==> flow/design.v <==
module shifter(in, shift, out);
  input [15:0] in;
  input [1:0] shift;
  output reg [15:0] out;
  always @(*) begin
    case(shift)
      2'b00: out = in;   
      2'b01: out = in << 1;   
      2'b10: out = in >> 1;   
      2'b11: out = {in[15], in[15:1]};   
      default: out = {16{1'bx}};    
    endcase
  end
endmodule
module ALU(ain, bin, alu_op, out, status);
  input [15:0] ain, bin;
  input [1:0] alu_op;
  output [15:0] out;
  output [2:0] status;
  ALU_result result(ain, bin, alu_op, out);  
  ALU_status result_status(ain, bin, out, status);  
endmodule
module ALU_result(ain, bin, alu_op, out);
  input [15:0] ain, bin;
  input [1:0] alu_op;
  output reg [15:0] out;
  always @(*) begin
    case(alu_op)
      2'b00: out = ain + bin;   
      2'b01: out = ain - bin;   
      2'b10: out = ain & bin;   
      2'b11: out = ~bin;        
      default: out = {16{1'bx}};   
    endcase
  end
endmodule
module ALU_status(ain, bin, alu_result, status);
  input [15:0] ain, bin, alu_result;
  output [2:0] status;
  assign status = {ain[15] & bin[15] & ~alu_result[15],   
                   alu_result[15],         
                   alu_result == 16'b0};   
endmodule
module Load_enabled_register(clk, load, in, out);
  parameter width = 16;  
  input clk, load;
  input [width-1:0] in;
  output [width-1:0] out; 
  reg [width-1:0] out;  
  wire[width-1:0] next_out = load ? in : out;
  always @(posedge clk) begin
    out <= next_out;   
  end
endmodule
module Decoder(in, out);
  parameter in_width = 3;
  parameter out_width = 8;
  input [in_width-1:0] in;
  output [out_width-1:0] out;
  wire [out_width-1:0] out = 1 << in; 
endmodule
module MUX_2in_binary(in1, in0, select, out);
  parameter width = 16;   
  input [width-1:0] in1, in0;
  input select;
  output reg [width-1:0] out;
  always @(*) begin
    case(select)
      1'b0: out = in0;
      1'b1: out = in1;
      default: out = {width{1'bx}};   
    endcase
  end
endmodule
module MUX_4in_binary(in3, in2, in1, in0, select, out);
  parameter width = 16;   
  input [width-1:0] in3, in2, in1, in0;
  input [1:0] select;
  output reg [width-1:0] out;
  always @(*) begin
    case(select)
      2'b00: out = in0;
      2'b01: out = in1;
      2'b10: out = in2;
      2'b11: out = in3;
      default: out = {width{1'bx}};   
    endcase
  end
endmodule
module MUX_8in(in7, in6, in5, in4, in3, in2, in1, in0, select, out);
  parameter width = 16;  
  input [width-1:0] in7, in6, in5, in4, in3, in2, in1, in0;
  input [7:0] select;
  output reg [width-1:0] out;
  always @(*) begin
    case(select)
      8'b00000001: out = in0;
      8'b00000010: out = in1;
      8'b00000100: out = in2;
      8'b00001000: out = in3;
      8'b00010000: out = in4;
      8'b00100000: out = in5;
      8'b01000000: out = in6;
      8'b10000000: out = in7;
      default: out = {width{1'bx}};  
    endcase
  end
endmodule
module Register_file(clk, data_in, write, writenum, readnum, data_out);
  input clk, write;   
  input [2:0] writenum, readnum;   
  input [15:0] data_in;  
  output [15:0] data_out;  
  wire [7:0] decoded_writenum;
  Decoder #(3, 8) decoder_write(writenum, decoded_writenum);
  wire [15:0] R0, R1, R2, R3, R4, R5, R6, R7; 
  Load_enabled_register #(16) R0_reg(clk, write & decoded_writenum[0], data_in, R0);
  Load_enabled_register #(16) R1_reg(clk, write & decoded_writenum[1], data_in, R1);
  Load_enabled_register #(16) R2_reg(clk, write & decoded_writenum[2], data_in, R2);
  Load_enabled_register #(16) R3_reg(clk, write & decoded_writenum[3], data_in, R3);
  Load_enabled_register #(16) R4_reg(clk, write & decoded_writenum[4], data_in, R4);
  Load_enabled_register #(16) R5_reg(clk, write & decoded_writenum[5], data_in, R5);
  Load_enabled_register #(16) R6_reg(clk, write & decoded_writenum[6], data_in, R6);
  Load_enabled_register #(16) R7_reg(clk, write & decoded_writenum[7], data_in, R7);
  wire [7:0] decoded_readnum;
  Decoder #(3, 8) decoder_read(readnum, decoded_readnum);
  MUX_8in #(16) output_multiplexer(R7, R6, R5, R4, R3, R2, R1, R0, decoded_readnum, data_out);
endmodule
module datapath(clk,  
                readnum, vsel, loada, loadb,   
                shift, asel, bsel, ALUop, loadc, loads, sximm5,  
                writenum, write, sximm8, mdata, PC,  
                status, datapath_out  
              );
   input clk, write, asel, bsel, loada, loadb, loadc, loads;
   input [2:0] readnum, writenum;
   input [1:0] ALUop, shift, vsel;
   input [15:0] mdata, sximm8, sximm5;
   input [7:0] PC;
   output [2:0] status;
   output [15:0] datapath_out;  
   wire [15:0] reg_data_in;   
   wire [15:0] reg_data_out;
   Register_file REGFILE(clk, reg_data_in, write, writenum, readnum, reg_data_out);
   wire [15:0] pipeline_reg_A_out, pipeline_reg_B_out;
   Load_enabled_register #(16) pipeline_reg_A(clk, loada, reg_data_out, pipeline_reg_A_out);
   Load_enabled_register #(16) pipeline_reg_B(clk, loadb, reg_data_out, pipeline_reg_B_out);
   wire [15:0] pipeline_reg_B_out_shifted;
   shifter shift_reg_B(pipeline_reg_B_out, shift, pipeline_reg_B_out_shifted);
   wire [15:0] source_operand_A_out, source_operand_B_out;
   MUX_2in_binary source_operand_A(16'b0, pipeline_reg_A_out, asel, source_operand_A_out);
   MUX_2in_binary source_operand_B(sximm5, pipeline_reg_B_out_shifted, bsel, source_operand_B_out);
   wire [15:0] alu_out;
   wire[2:0] alu_status;
   ALU alu_block(source_operand_A_out, source_operand_B_out, ALUop, alu_out, alu_status);
   Load_enabled_register #(3) status_register(clk, loads, alu_status, status);
   Load_enabled_register #(16) pipeline_reg_C(clk, loadc, alu_out, datapath_out);
   MUX_4in_binary writeback_mux(mdata, sximm8, {8'b0, PC}, datapath_out, vsel, reg_data_in);
endmodule
module vDFF(clk,D,Q);
  parameter n=1;
  input clk;
  input [n-1:0] D;
  output [n-1:0] Q;
  reg [n-1:0] Q;
  always @(posedge clk)
    Q <= D;
endmodule
module cpu(clk,reset,s,load,in,out,N,V,Z,w);
  input clk, reset, s, load;
  input [15:0] in;
  output [15:0] out;
  output N, V, Z, w;
  wire [15:0] inst_reg_out;
  Load_enabled_register #(16) instruction_register(clk, load, in, inst_reg_out);
  wire [2:0] nsel, opcode, readnum, writenum;
  wire [1:0] op, ALUop, shift;
  wire [15:0] sximm5, sximm8;
  Inst_dec instruction_decoder(inst_reg_out, nsel, opcode, op, ALUop, sximm5, sximm8, shift, readnum, writenum);
  wire [1:0] vsel;
  wire loada, loadb, asel, bsel, loadc, loads, write; 
  Controller datapath_controller(clk, s, reset, opcode, op, w, loada, loadb, loadc, loads, asel, bsel, vsel, nsel, write);
  datapath DP(.clk(clk),  
                .readnum(readnum), .vsel(vsel), .loada(loada), .loadb(loadb),   
                .shift(shift), .asel(asel), .bsel(bsel), .ALUop(ALUop), .loadc(loadc), .loads(loads), .sximm5(sximm5),  
                .writenum(writenum), .write(write), .sximm8(sximm8), .mdata(16'b0), .PC(8'b0),  
                .status({V, N, Z}), .datapath_out(out)  
              );
endmodule
module Inst_dec(inst_reg, nsel, opcode, op, ALUop, sximm5, sximm8, shift, readnum, writenum);
  input [15:0] inst_reg;
  input [2:0] nsel;
  output [2:0] opcode, readnum, writenum;
  output [1:0] op, ALUop, shift;
  output [15:0] sximm5, sximm8;
  assign opcode = inst_reg[15:13];
  assign op = inst_reg[12:11];
  assign ALUop = op;  
  assign sximm5 = { {11{inst_reg[4]}}, inst_reg[4:0] };   
  assign sximm8 = { {8{inst_reg[7]}}, inst_reg[7:0] };    
  assign shift = inst_reg[4:3];
  assign readnum = (nsel == 3'b001) ? inst_reg[10:8]   
                 : (nsel == 3'b010) ? inst_reg[7:5]    
                 : (nsel == 3'b100) ? inst_reg[2:0]    
                 : 3'bxxx;
  assign writenum = readnum;
endmodule
module Controller(clk, s, reset, opcode, op, w, loada, loadb, loadc, loads, asel, bsel, vsel, nsel, write);
  input clk, s, reset;
  input [2:0] opcode;
  input [1:0] op;
  output w, loada, loadb, loadc, loads, asel, bsel, write;
  output [2:0] nsel;
  output [1:0] vsel;
  wire [2:0] present_state, next_state;
  wire [2:0] next_state_reset = reset ? 3'b000 : next_state;
  reg [15:0] next;
  vDFF #(3) clk_state(clk, next_state_reset, present_state);
  always @(*) begin
    casex({s, opcode, op, present_state})
      {6'b0xxxxx, 3'b000}: next = {3'b000, 13'b1000000000000};   
      {6'b1xxxxx, 3'b000}: next = {3'b001, 13'b1000000000000};  
      {6'bx11010, 3'b001}: next = {3'b101, 13'b0};  
      {6'bx10101, 3'b001}, {6'bx101x0, 3'b001}: next = {3'b010, 13'b0};  
      {6'bx11000, 3'b001}, {6'bx10111, 3'b001}: next = {3'b011, 13'b0};  
      {6'bxxxxxx, 3'b010}: next = {3'b011, 13'b0100000000010};  
      {6'bxxxxxx, 3'b011}: next = {3'b100, 13'b0010000001000};  
      {6'bx11000, 3'b100}: next = {3'b101, 13'b0001010000000};  
      {6'bx10111, 3'b100}, {6'bx101x0, 3'b100}: next = {3'b101, 13'b0001000000000};  
      {6'bx10101, 3'b100}: next = {3'b000, 13'b0000100000000};  
      {6'bx11010, 3'b101}: next = {3'b000, 13'b0000000100011};  
      {6'bxxxxxx, 3'b101}: next = {3'b000, 13'b0000000000101};  
      default: next = {16{1'bx}};
   endcase
  end
  assign {next_state, w, loada, loadb, loadc, loads, asel, bsel, vsel, nsel, write} = next;
endmodule
export LEC_CHECK = 0
export ABC_AREA = 0
export CAP_MARGIN = 20
export CORE_MARGIN = 2
export CORE_UTILIZATION = 68
export CTS_CLUSTER_SIZE = 66
export GPL_TIMING_DRIVEN = 1
export MIN_ROUTING_LAYER = met1
export PLACE_DENSITY_LB_ADDON = 0.07
export SETUP_SLACK_MARGIN = 0.72
export SLEW_MARGIN = 20
create_clock -name core_clock -period 5.42 [get_ports {clk}]
run.sh (not shown) runs the stock make flow with config.mk's settings and CLKGATE_MAP_FILE=.
The first run passed the timing, design-rule and antenna checks.
Edit:
Settings changed: CTS_CLUSTER_SIZE 66 to 13, SETUP_SLACK_MARGIN 0.72 to -0.17.
Clock period 5.42 ns to 3.63 ns, I/O delays scaled along.
After rerunning:
- The new run completed and failed the layout checks on setup timing
- synthesized cell count is unchanged
- non-clock buffer count is higher by 135
- area after synthesis does not change
- total power is higher by about 70%
Edit:
Settings changed: ABC_AREA 0 to not set, CORE_UTILIZATION 68 to 40, CTS_CLUSTER_SIZE 13 to not set, GPL_TIMING_DRIVEN 1 to not set, MIN_ROUTING_LAYER met1 to not set, PLACE_DENSITY_LB_ADDON 0.07 to not set, SETUP_SLACK_MARGIN -0.17 to not set.
Clock period 3.63 ns to 5.73 ns, I/O delays scaled along.
This time the run completed without violations.
First-iteration DRC count is lower by 69%.
Sequential power is lower by 37%.
Clock power is lower by 45%.
Count of clock-buffer cells in the layout is higher by 1.
Total power is lower by 45%.
Cell count is higher by 0.77%.
Critical path depth is lower by 2.
Die size is higher by 67%.
Sequential cell count does not change.
Global-route usage is lower by 21 points.
Edit:
Settings changed: ABC_AREA set to 1, CORE_UTILIZATION 40 to 68, CTS_CLUSTER_SIZE set to 100, SETUP_SLACK_MARGIN set to 0.95.
Clock period 5.73 ns to 3.24 ns, I/O delays scaled along.
- Now the flow failed in global routing (5_1_grt)
- die area is lower by 40%
- synthesized cell count goes up by 31%
- area after synthesis climbs by 0.98%
Edit:
Settings changed: ABC_AREA 1 to not set, CORE_UTILIZATION 68 to 26, CTS_CLUSTER_SIZE 100 to not set, SETUP_SLACK_MARGIN 0.95 to not set.
Clock period 3.24 ns to 5.73 ns, I/O delays scaled along.
What happened: The changed run produced a clean layout. Synthesized cell count drops by 23%. Area after synthesis falls by 0.97%. Die size came out higher to 2.5 times its value.
Power and IR drop assume default switching activity.
